== exp/sierra ==
## maxfinder
module maxfinder(clk, rst, start, x1, x2, x3, x4, eps, done, result);
For scale: ~1400 cells after synthesis, ~120 flip-flops.
==> flow/config.mk <==
export PLATFORM = sky130hd
export DESIGN_NAME = maxfinder
export DESIGN_NICKNAME = maxfinder
export VERILOG_FILES = /design/flow/design.v
export SDC_FILE = /design/flow/constraint.sdc
export NUM_CORES = 4
export LEC_CHECK = 0
export ABC_AREA = 0
export CAP_MARGIN = 20
export CELL_PAD_IN_SITES_GLOBAL_PLACEMENT = 0
export CORE_ASPECT_RATIO = 0.73
export CORE_MARGIN = 2
export CORE_UTILIZATION = 30
export GPL_TIMING_DRIVEN = 1
export MAX_ROUTING_LAYER = met4
export PLACE_DENSITY = 0.95
export SETUP_SLACK_MARGIN = 0.08
export SLEW_MARGIN = 20
==> flow/constraint.sdc <==
create_clock -name core_clock -period 11.2 [get_ports {clk}]
set_input_delay 2.2400 -clock core_clock [delete_from_list [all_inputs] [get_ports {clk}]]
set_output_delay 2.2400 -clock core_clock [all_outputs]
set_load 0.01 [all_outputs]
run.sh (not shown) runs the stock make flow with config.mk's settings and CLKGATE_MAP_FILE=.
exp/sierra: flow completed, timing, DRC and antenna clean
Inputs modified between exp/sierra and exp/fjord:
Settings: CELL_PAD_IN_SITES_GLOBAL_PLACEMENT no longer set, was 0; PLACE_DENSITY_LB_ADDON now 0.19, previously not set; CORE_UTILIZATION now 72, was 30; PLACE_DENSITY no longer set, was 0.95; CORE_ASPECT_RATIO no longer set, was 0.73; MAX_ROUTING_LAYER no longer set, was met4; SETUP_SLACK_MARGIN no longer set, was 0.08; GPL_TIMING_DRIVEN no longer set, was 1; ABC_AREA now 1, was 0; the clock period (ns, I/O delays scaled along) now 6.06, was 11.2.
### Flow results
Re final count of negative-setup-slack endpoints: no difference whatsoever between exp/fjord and exp/sierra. Sequential-to-total area share from yosys stat across exp/fjord and exp/sierra: no real change. exp/fjord ends up with lower arrival time at the worst endpoint than exp/sierra does. Run comparison: exp/sierra cell at the slowest stage of the critical path sky130_fd_sc_hd__fa_1; exp/fjord cell at the slowest stage of the critical path sky130_fd_sc_hd__dfxtp_1.
[inputs] exp/cedar vs exp/fjord
Settings: swapping 72 for 17 in CORE_UTILIZATION; clearing ABC_AREA, which used to be 1; clearing PLACE_DENSITY_LB_ADDON, which used to be 0.19; swapping 6.06 for 9.49 in the clock period (ns, I/O delays scaled along).
==> results <==
- Taking exp/fjord as the reference, in exp/cedar count of cell types in the netlist increased by 17 relative to the old numbers; post-synthesis cell area decreased by 0.33% relative to the old numbers.
- In exp/cedar relative to exp/fjord, combinational gate area had gone up by a few percent.
- Lower count of plain and timing-repair buffers in the layout was reported by exp/cedar, not exp/fjord.
- What exp/fjord reported for wire length has to be multiplied by 0.946 to get the figure for exp/cedar.
- In exp/cedar relative to exp/fjord, yosys-reported design area after synthesis had gone down slightly.
- Worst setup slack delta (exp/cedar − exp/fjord): favourable
## Diff of input files: exp/raven against exp/cedar
Settings: swapping 17 for 40 in CORE_UTILIZATION; swapping 9.49 for 6.57 in the clock period (ns, I/O delays scaled along).
- Wire length of the first global-routing pass in exp/raven is 5.4% higher than in exp/cedar
- [compare] base=exp/cedar new=exp/raven: final cell count now smaller; combined flip-flop and latch cell area held; portion of total power attributed to the clock network shrank by 0.3 points.
- Re power density relative to cell area: exp/cedar was lower than exp/raven.
- Min met2 layer usage reported by global route across exp/cedar and exp/raven: exp/cedar
- Taking exp/cedar as the reference, in exp/raven critical path depth stayed essentially flat; simple-gate portion of the synthesized area held steady; routed wire length now sits higher.


## lane 1
maxfinder again, from the RTL that the note above started with.
export LEC_CHECK = 0
export CAP_MARGIN = 20
export CORE_MARGIN = 2
export CORE_UTILIZATION = 40
export CTS_CLUSTER_DIAMETER = 400
export CTS_CLUSTER_SIZE = 100
export SETUP_SLACK_MARGIN = -0.88
export SLEW_MARGIN = 20
create_clock -name core_clock -period 9.0 [get_ports {clk}]
diff inputs: lane 1 => lane 2
--- a/flow/config.mk
+++ b/flow/config.mk
@@ -11,3 +11,3 @@
-export CTS_CLUSTER_DIAMETER = 400
-export CTS_CLUSTER_SIZE = 100
-export SETUP_SLACK_MARGIN = -0.88
+export CTS_CLUSTER_DIAMETER = 380
+export CTS_CLUSTER_SIZE = 99
+export SETUP_SLACK_MARGIN = 1.82
[summary]
- Reported for lane 2 and lane 1, met3 usage turned out identical to the last digit.
- As far as final area is concerned, lane 1 and lane 2 perform about the same.
- Diff lane 2..lane 1 | fraction of met2 tracks used by global routing | unchanged
- Count of cell instances traversed by the critical path came out exactly the same in lane 2 and lane 1.
- No run among lane 2 and lane 1 stopped early or left any final violation; all are clean.
- Die span in y across lane 2 and lane 1: no real change.
- From lane 2 to lane 1, worst slew slack as a fraction of its limit did not move at all.
- The core occupancy in the finished layout on lane 2 is in line with that on lane 1.
- Between lane 2 and lane 1, the difference in clock insertion delay at the later pin of the skew report is negligible.
- Lane 1 -> lane 2: final-report max-slew violation count delta 0, exact match
Input-level comparison between lane 3 and lane 2:
--- a/flow/config.mk
+++ b/flow/config.mk
@@ -10,4 +10,3 @@
-export CORE_UTILIZATION = 40
-export CTS_CLUSTER_DIAMETER = 380
-export CTS_CLUSTER_SIZE = 99
-export SETUP_SLACK_MARGIN = 1.82
+export CORE_UTILIZATION = 63
+export CTS_CLUSTER_DIAMETER = 400
+export CTS_CLUSTER_SIZE = 98
==> comparison <==
Comparing lane 2 and lane 3, the lower wire length is on lane 3.
Between lane 2 and lane 3, the difference in worst reg-to-reg path cell count is negligible.
Per the comparison of lane 3 with lane 2, highest achievable clock rate held steady, sequential cell fraction of total power shrank by 0.8 points, setup clock skew after layout shrank by 3.7 ps, sequential fraction of total cell area held steady, time the worst path needs with I/O delays and setup grew by 12 ps.
Inputs modified between lane 3 and lane 4:
--- a/flow/config.mk
+++ b/flow/config.mk
@@ -10,3 +10 @@
-export CORE_UTILIZATION = 63
-export CTS_CLUSTER_DIAMETER = 400
-export CTS_CLUSTER_SIZE = 98
+export CORE_UTILIZATION = 40
### Flow results
When lane 4 is set beside lane 3, its transition time at the pin with the least slew margin turns out to be 76 ps smaller.
Post-route clock period utilization delta (lane 4 -> lane 3): insignificant
Lane 4 vs. lane 3: hold slack neither gained nor lost much, pin count of the biggest net entering global routing now smaller.
Relative to lane 3, first-pass GRT wire length increased by 210 µm in lane 4.
Diff lane 3 -> lane 4 | power | down by a few percent
The sequential portion of the cell area was comparable across lane 3 and lane 4.
No activity file was given, so power comes from the tool's default toggle rates.
